// thresholding
module thresholding(
    input wire clk, reset, enable,
    input wire signed [11 : 0] sig,
    output reg signed [11 : 0] y,
    output reg done,
    output reg [11 : 0] id
    );
export LEC_CHECK = 0
export CAP_MARGIN = 20
export CORE_MARGIN = 2
export CORE_UTILIZATION = 40
export SLEW_MARGIN = 20
create_clock -name core_clock -period 13.5 [get_ports {clk}]
run.sh (not shown) runs the stock make flow with config.mk's settings and CLKGATE_MAP_FILE=.
Next try:
--- a/flow/config.mk
+++ b/flow/config.mk
@@ -10 +10,2 @@
-export CORE_UTILIZATION = 40
+export CORE_UTILIZATION = 70
+export SETUP_SLACK_MARGIN = 1.52
Now the flow ended with an error in 5_1_grt on GRT-0232.
Die area decreases by 42%.
Synthesized cell count stays the same.
Synthesized area does not change.
Next try:
--- a/flow/config.mk
+++ b/flow/config.mk
@@ -8 +8,2 @@
-export CAP_MARGIN = 20
+export ABC_AREA = 1
+export CAP_MARGIN = 35
@@ -10,3 +11,6 @@
-export CORE_UTILIZATION = 70
-export SETUP_SLACK_MARGIN = 1.52
-export SLEW_MARGIN = 20
+export CORE_UTILIZATION = 72
+export CTS_CLUSTER_SIZE = 60
+export MAX_ROUTING_LAYER = met4
+export MIN_ROUTING_LAYER = met1
+export PLACE_DENSITY_LB_ADDON = 0.2
+export SLEW_MARGIN = 35
==> flow/constraint.sdc (replaced) <==
create_clock -name core_clock -period 12.9 [get_ports {clk}]
set_input_delay 2.5800 -clock core_clock [delete_from_list [all_inputs] [get_ports {clk}]]
set_output_delay 2.5800 -clock core_clock [all_outputs]
set_load 0.01 [all_outputs]
Outcome: With this change the flow completed without violations. Synthesized area came out lower by 8.8%. Die size goes down by 11%. Synthesized cell count grows by 16%.

* * *

Setup of alpha:
thresholding again, from the RTL that the note above started with.
clock: 9.82 ns
lec_check: 0
cap_margin: 25
cell_pad_in_sites_detail_placement: 2
cell_pad_in_sites_global_placement: 3
core_aspect_ratio: 1.5
core_margin: 2
core_utilization: 58
cts_cluster_diameter: 192
gpl_routability_driven: 0
max_routing_layer: met5
min_routing_layer: met1
place_density: 0.64
slew_margin: 40
Flow for alpha halted at global placement without I/O, error code GPL-0301.
diff inputs: alpha => beta
- a deleted MIN_ROUTING_LAYER that had been met1
- a deleted CORE_ASPECT_RATIO that had been 1.5
- a deleted CELL_PAD_IN_SITES_DETAIL_PLACEMENT that had been 2
- an added CTS_CLUSTER_SIZE of 42
- a change of CAP_MARGIN from 25 to 20
- a deleted GPL_ROUTABILITY_DRIVEN that had been 0
- a deleted CTS_CLUSTER_DIAMETER that had been 192
- a change of SLEW_MARGIN from 40 to 20
- a change of CORE_UTILIZATION from 58 to 61
- a deleted CELL_PAD_IN_SITES_GLOBAL_PLACEMENT that had been 3
- a deleted PLACE_DENSITY that had been 0.64
- an added HOLD_SLACK_MARGIN of 0.29
- a deleted MAX_ROUTING_LAYER that had been met5
- an added SETUP_SLACK_MARGIN of 2.05
- a change of the clock period (ns, I/O delays scaled along) from 9.82 to 6.94
Findings:
- The layout from beta, despite a flow that completed every stage, fails the layout checks, with the failing checks listed as setup timing.
- What alpha reported for chip width has to be multiplied by 1.19 to get the figure for beta.
- Compared with alpha, beta shows floorplan-stage core utilization higher by 2.3 points.
- Mean post-synth cell area: alpha vs beta identical
- Compare beta and alpha | area inside the core boundary higher: alpha
- Summary of beta over alpha: height of the chip now sits lower, distinct cell type count of the synthesized netlist closely matched the old numbers, yosys synthesis chip area level, number of standard cells after synthesis comparable, number of standard-cell rows in the floorplan went down by about 20%.
- [compare] base=alpha new=beta: cell area after technology mapping shows no meaningful change; full die area shrank by 1200 sq um.

* * *

garnet:
Starting RTL as in the previous note.
Design thresholding, start of the top module:
module thresholding(
    input wire clk, reset, enable,
    input wire signed [11 : 0] sig,
    output reg signed [11 : 0] y,
    output reg done,
    output reg [11 : 0] id
    );
parameter N = 2048, W = 13, threshold = 84, MEAN = 958;
localparam IDLE = 1'b0,
           WAIT = 2'b1,
           WORKING = 1'b1;
reg signed [11 : 0] d [0 : W - 1];  
reg signed [11 : 0] th;
reg signed [16 : 0] sum;
reg signed [11 : 0] curr_avg;
wire signed [11 : 0] din_curr_avg;
wire signed [16 : 0] din_sum;
reg state;
wire signed [11 : 0] mean;
wire signed [11 : 0] sig_diff;
assign din_curr_avg = din_sum/W;
assign mean = MEAN;
assign sig_diff = sig - mean;
assign din_sum = (sum + sig_diff - d[W - 1]);
integer i, j;
always @ (posedge clk)
begin
    if(reset) begin
        for(i = 0; i < W; i = i + 1) begin
            d[i] <= 12'b0;
        end
        sum <= 17'b0;
        curr_avg <= 12'b0;
        th <= threshold;
        state <= IDLE;
        done <= 1'b0;
        id <= 12'b0;
    end
    else begin
        case(state)
        IDLE: begin
            if(enable == 1'b1) begin
                state <= WORKING;
                id <= 12'b111111111111;
            end
            done <= 1'b0;
        end
        WORKING: begin
            sum <= din_sum;
            curr_avg <= din_curr_avg;
            for(j = 1; j < W; j = j + 1) begin
                d[j] <= d[j - 1];
            end
            d[0] <= sig_diff;
            if(sig_diff >= th + curr_avg) begin
                y <= sig_diff;
            end
            else begin
                y <= 12'b0;
            end
            done <= 1'b1;
            id = id + 1;
            if(id == 2047)
                state <= IDLE;
        end
        endcase
    end
end
endmodule
Settings: LEC_CHECK=0, CAP_MARGIN=15, CELL_PAD_IN_SITES_DETAIL_PLACEMENT=1, CORE_ASPECT_RATIO=1.43, CORE_MARGIN=7, CORE_UTILIZATION=55, CTS_CLUSTER_SIZE=91, GPL_ROUTABILITY_DRIVEN=0, HOLD_SLACK_MARGIN=-0.04, PLACE_DENSITY_LB_ADDON=0.26, SLEW_MARGIN=20, TNS_END_PERCENT=45; clock period 14.0 ns.
garnet got as far as clock tree synthesis (4_1_cts), where a tool error ended the run.
What harbor does differently from garnet at the input level:
- clearing CTS_CLUSTER_SIZE, which used to be 91
- clearing PLACE_DENSITY_LB_ADDON, which used to be 0.26
- swapping 7 for 2 in CORE_MARGIN
- swapping 55 for 63 in CORE_UTILIZATION
- clearing HOLD_SLACK_MARGIN, which used to be -0.04
- clearing GPL_ROUTABILITY_DRIVEN, which used to be 0
- swapping 15 for 20 in CAP_MARGIN
- clearing TNS_END_PERCENT, which used to be 45
- clearing CORE_ASPECT_RATIO, which used to be 1.43
- clearing CELL_PAD_IN_SITES_DETAIL_PLACEMENT, which used to be 1
- swapping 14.0 for 6.94 in the clock period (ns, I/O delays scaled along)
Notes after the runs:
The flow completed for harbor, but it is not clean: the layout still shows negative setup slack.
harbor against garnet: fraction of the core area occupied by cells at floorplan rose 8.3 points; width of the die rose about 3.7%.
The die used by harbor is smaller than the one used by garnet.
Compared garnet against harbor; Yosys chip area within noise.
From garnet to harbor, number of nets in the synthesized netlist did not move at all.
Area of the core down 13% in harbor wrt garnet
Of harbor and garnet, it is harbor that has the lower height of the chip.
Inputs modified between harbor and onyx:
- swapping 63 for 40 in CORE_UTILIZATION
- swapping 6.94 for 14.0 in the clock period (ns, I/O delays scaled along)
[summary]
- onyx: PASS, flow complete, no timing, DRC or antenna violations
- [compare] base=harbor new=onyx: met3 wire length went down, setup slack after layout +5.91 ns, number of ordinary and repair buffers in the finished layout lower, first-pass GRT wire length decreased 10%.
What juniper does differently from onyx at the input level:
- HOLD_SLACK_MARGIN newly set to -0.09
- CORE_UTILIZATION changed from 40 to 70
- SETUP_SLACK_MARGIN newly set to -0.32
- TNS_END_PERCENT newly set to 5
- ABC_AREA newly set to 1
- CTS_CLUSTER_SIZE newly set to 87
- PLACE_DENSITY_LB_ADDON newly set to 0.28
- the clock period (ns, I/O delays scaled along) changed from 14.0 to 12.1
==> results <==
Summary of onyx and juniper: one run falls short of a clean finish, namely juniper. No crash in juniper: every stage finished, but the layout fails its final checks due to negative setup slack. NOTE: chip height in juniper falls short of that of onyx. Taking onyx as the reference point, the total instance count after detailed placement of juniper falls by 78. Area added between synthesis and finish ends up higher on onyx. Share of the yosys chip area belonging to registers up 3.1 points in juniper wrt onyx. Taking onyx as the reference, in juniper routability-driven placement congestion ratio moved up, number of cell instances after yosys synthesis moved up, fraction of the core area covered by cells at the end of the flow moved up, cell resize tally after clock tree synthesis moved up. Max design area across juniper and onyx: onyx. Summary of juniper over onyx: pin count of the biggest net entering global routing dropped 15; non-clock buffer count dropped 112.

* * *

## job 195
The RTL this note starts from:
==> flow/design.v <==
`timescale 1ns / 1ps
module thresholding(
    input wire clk, reset, enable,
    input wire signed [11 : 0] sig,
    output reg signed [11 : 0] y,
    output reg done,
    output reg [11 : 0] id
    );
parameter N = 2048, W = 13, threshold = 84, MEAN = 958;
localparam IDLE = 1'b0,
           WAIT = 2'b1,
           WORKING = 1'b1;
reg signed [11 : 0] d [0 : W - 1];  
reg signed [11 : 0] th;
reg signed [16 : 0] sum;
reg signed [11 : 0] curr_avg;
wire signed [11 : 0] din_curr_avg;
wire signed [16 : 0] din_sum;
reg state;
wire signed [11 : 0] mean;
wire signed [11 : 0] sig_diff;
assign din_curr_avg = din_sum/W;
assign mean = MEAN;
assign sig_diff = sig - mean;
assign din_sum = (sum + sig_diff - d[W - 1]);
integer i, j;
always @ (posedge clk)
begin
    if(reset) begin
        for(i = 0; i < W; i = i + 1) begin
            d[i] <= 12'b0;
        end
        sum <= 17'b0;
        curr_avg <= 12'b0;
        th <= threshold;
        state <= IDLE;
        done <= 1'b0;
        id <= 12'b0;
    end
    else begin
        case(state)
        IDLE: begin
            if(enable == 1'b1) begin
                state <= WORKING;
                id <= 12'b111111111111;
            end
            done <= 1'b0;
        end
        WORKING: begin
            sum <= din_sum;
            curr_avg <= din_curr_avg;
            for(j = 1; j < W; j = j + 1) begin
                d[j] <= d[j - 1];
            end
            d[0] <= sig_diff;
            if(sig_diff >= th + curr_avg) begin
                y <= sig_diff;
            end
            else begin
                y <= 12'b0;
            end
            done <= 1'b1;
            id = id + 1;
            if(id == 2047)
                state <= IDLE;
        end
        endcase
    end
end
endmodule
make LEC_CHECK=0 ABC_AREA=0 CAP_MARGIN=20 CELL_PAD_IN_SITES_DETAIL_PLACEMENT=2 CELL_PAD_IN_SITES_GLOBAL_PLACEMENT=1 CORE_MARGIN=2 CORE_UTILIZATION=59 CTS_CLUSTER_SIZE=78 GPL_TIMING_DRIVEN=0 SLEW_MARGIN=15 TNS_END_PERCENT=30 finish   # period 10.7 ns
Job 195 failed in 3_5_place_dp with DPL-0033.
Inputs modified between job 195 and job 7166:
==> flow/config.mk <==
export PLATFORM = sky130hd
export DESIGN_NAME = thresholding
export DESIGN_NICKNAME = thresholding
export VERILOG_FILES = /design/flow/design.v
export SDC_FILE = /design/flow/constraint.sdc
export NUM_CORES = 4
export LEC_CHECK = 0
export CAP_MARGIN = 20
export CORE_MARGIN = 2
export CORE_UTILIZATION = 62
export SLEW_MARGIN = 20
==> flow/constraint.sdc <==
create_clock -name core_clock -period 11.9 [get_ports {clk}]
set_input_delay 2.3800 -clock core_clock [delete_from_list [all_inputs] [get_ports {clk}]]
set_output_delay 2.3800 -clock core_clock [all_outputs]
set_load 0.01 [all_outputs]
Notes after the runs:
- Job 7166 -> stages 100% | layout checks FAIL | setup timing
- 3_5_place_dp: job 195 exited with error
- Comparing job 195 and job 7166, the higher height of the die was measured on job 195.
- Comparing job 7166 against job 195, there is no change at all in yosys cell count.
- The width of the die of job 7166 is lower than that of job 195.
- Taking job 195 as the reference, in job 7166 total die area -1100 sq um, synthesis area per yosys ~0 delta, number of port buffers +1, mux contribution to synthesized area ~0 delta.
- From job 195 to job 7166, number of different library cells in the post-synthesis netlist did not move at all.
- Going from job 195 to job 7166, number of standard-cell rows in the floorplan shrinks by about 1.9%.
Input-level comparison between job 5201 and job 7166:
--- a/flow/config.mk
+++ b/flow/config.mk
@@ -9,3 +9,3 @@
 export CORE_MARGIN = 2
-export CORE_UTILIZATION = 62
+export CORE_UTILIZATION = 22
 export SLEW_MARGIN = 20
==> flow/constraint.sdc <==
create_clock -name core_clock -period 13.5 [get_ports {clk}]
set_input_delay 2.7000 -clock core_clock [delete_from_list [all_inputs] [get_ports {clk}]]
set_output_delay 2.7000 -clock core_clock [all_outputs]
set_load 0.01 [all_outputs]
- Both conditions hold for job 5201: the flow ran to the end and the final layout passed the timing, DRC and antenna checks.
- Summary — wire length the detailed router placed on met1, job 5201 relative to job 7166: higher, by about 4.5%.
- Relative to job 7166, the well-tap cell count measured on job 5201 has increased by more than 100%.
- Job 7166 vs job 5201, launch point of the critical path: sig[2] vs sig[1]
- Looking at layout-stage area growth over the synthesis result, job 5201 sits above job 7166.
- Job 5201 against job 7166: worst slew slack as a fraction of its limit saw a decrease, final standard cell area without fillers saw an increase, register-to-register slack saw an increase.
- Job 5201 vs job 7166, buffer-and-inverter tally for the worst setup path went up by 2.
- Biggest fanout along the worst timing path: job 5201 lower than job 7166
- In job 5201 relative to job 7166, wire length had gone down by a little under 10%.
Setup changes, job 5201 to job 6201
--- a/flow/config.mk
+++ b/flow/config.mk
@@ -7,5 +7,6 @@
 export LEC_CHECK = 0
-export CAP_MARGIN = 20
+export CAP_MARGIN = 35
 export CORE_MARGIN = 2
-export CORE_UTILIZATION = 22
+export CORE_UTILIZATION = 62
+export PLACE_DENSITY_LB_ADDON = 0.09
 export SLEW_MARGIN = 20
==> flow/constraint.sdc <==
create_clock -name core_clock -period 7.66 [get_ports {clk}]
set_input_delay 1.5320 -clock core_clock [delete_from_list [all_inputs] [get_ports {clk}]]
set_output_delay 1.5320 -clock core_clock [all_outputs]
set_load 0.01 [all_outputs]
Notes after the runs:
On data required time at the worst endpoint: job 6201 sits below job 5201. Diff job 5201 -> job 6201: via count higher, via-per-instance ratio higher, core utilization higher, number of signal-net buffers in the layout higher. Job 6201: flow complete, layout not clean; failing: setup timing. Diff job 5201 -> job 6201: final cell count dropped 445, die size fell by 64%, post-layout period usage of the worst path rose by 67 points, total length of routed wires increased by about 32% relative to the old numbers, peak per-stage delay on the critical path rose 0.18 ns.
diff inputs: job 6201 => job 5092
--- a/flow/config.mk
+++ b/flow/config.mk
@@ -7,6 +7,6 @@
 export LEC_CHECK = 0
-export CAP_MARGIN = 35
+export CAP_MARGIN = 20
 export CORE_MARGIN = 2
-export CORE_UTILIZATION = 62
-export PLACE_DENSITY_LB_ADDON = 0.09
+export CORE_UTILIZATION = 66
+export SETUP_SLACK_MARGIN = 1.4
 export SLEW_MARGIN = 20
==> flow/constraint.sdc <==
create_clock -name core_clock -period 13.5 [get_ports {clk}]
set_input_delay 2.7000 -clock core_clock [delete_from_list [all_inputs] [get_ports {clk}]]
set_output_delay 2.7000 -clock core_clock [all_outputs]
set_load 0.01 [all_outputs]
## What came out
- The remaining runs in job 6201 and job 5092 completed every stage, whereas job 5092 halted early.
- 5_1_grt: job 5092 exited with error
- Diff job 6201..job 5092 | number of buffers added on ports | unchanged
- What job 5092 reported for number of buffers added for setup after CTS has to be multiplied by 1.13 to get the figure for job 6201.
- Job 5092: starting density of the core is 4.6 points higher than what job 6201 reported.
- Comparing job 5092 against job 6201, there is no change at all in post-synthesis compound-gate area fraction.
- Of job 6201 and job 5092, job 6201 shows the higher total instance count after detailed placement, with job 5092 below it.
- Job 6201 fits on a die that is larger than the die of job 5092.
- [compare] base=job 6201 new=job 5092: horizontal die dimension now sits lower; count of unique library cells instantiated by Yosys now sits at about the same level.
- Comparing job 6201 and job 5092, the lower cell resize tally after clock tree synthesis was measured on job 6201.
- The lower worst slack at placement of job 6201 and job 5092 is in job 6201.
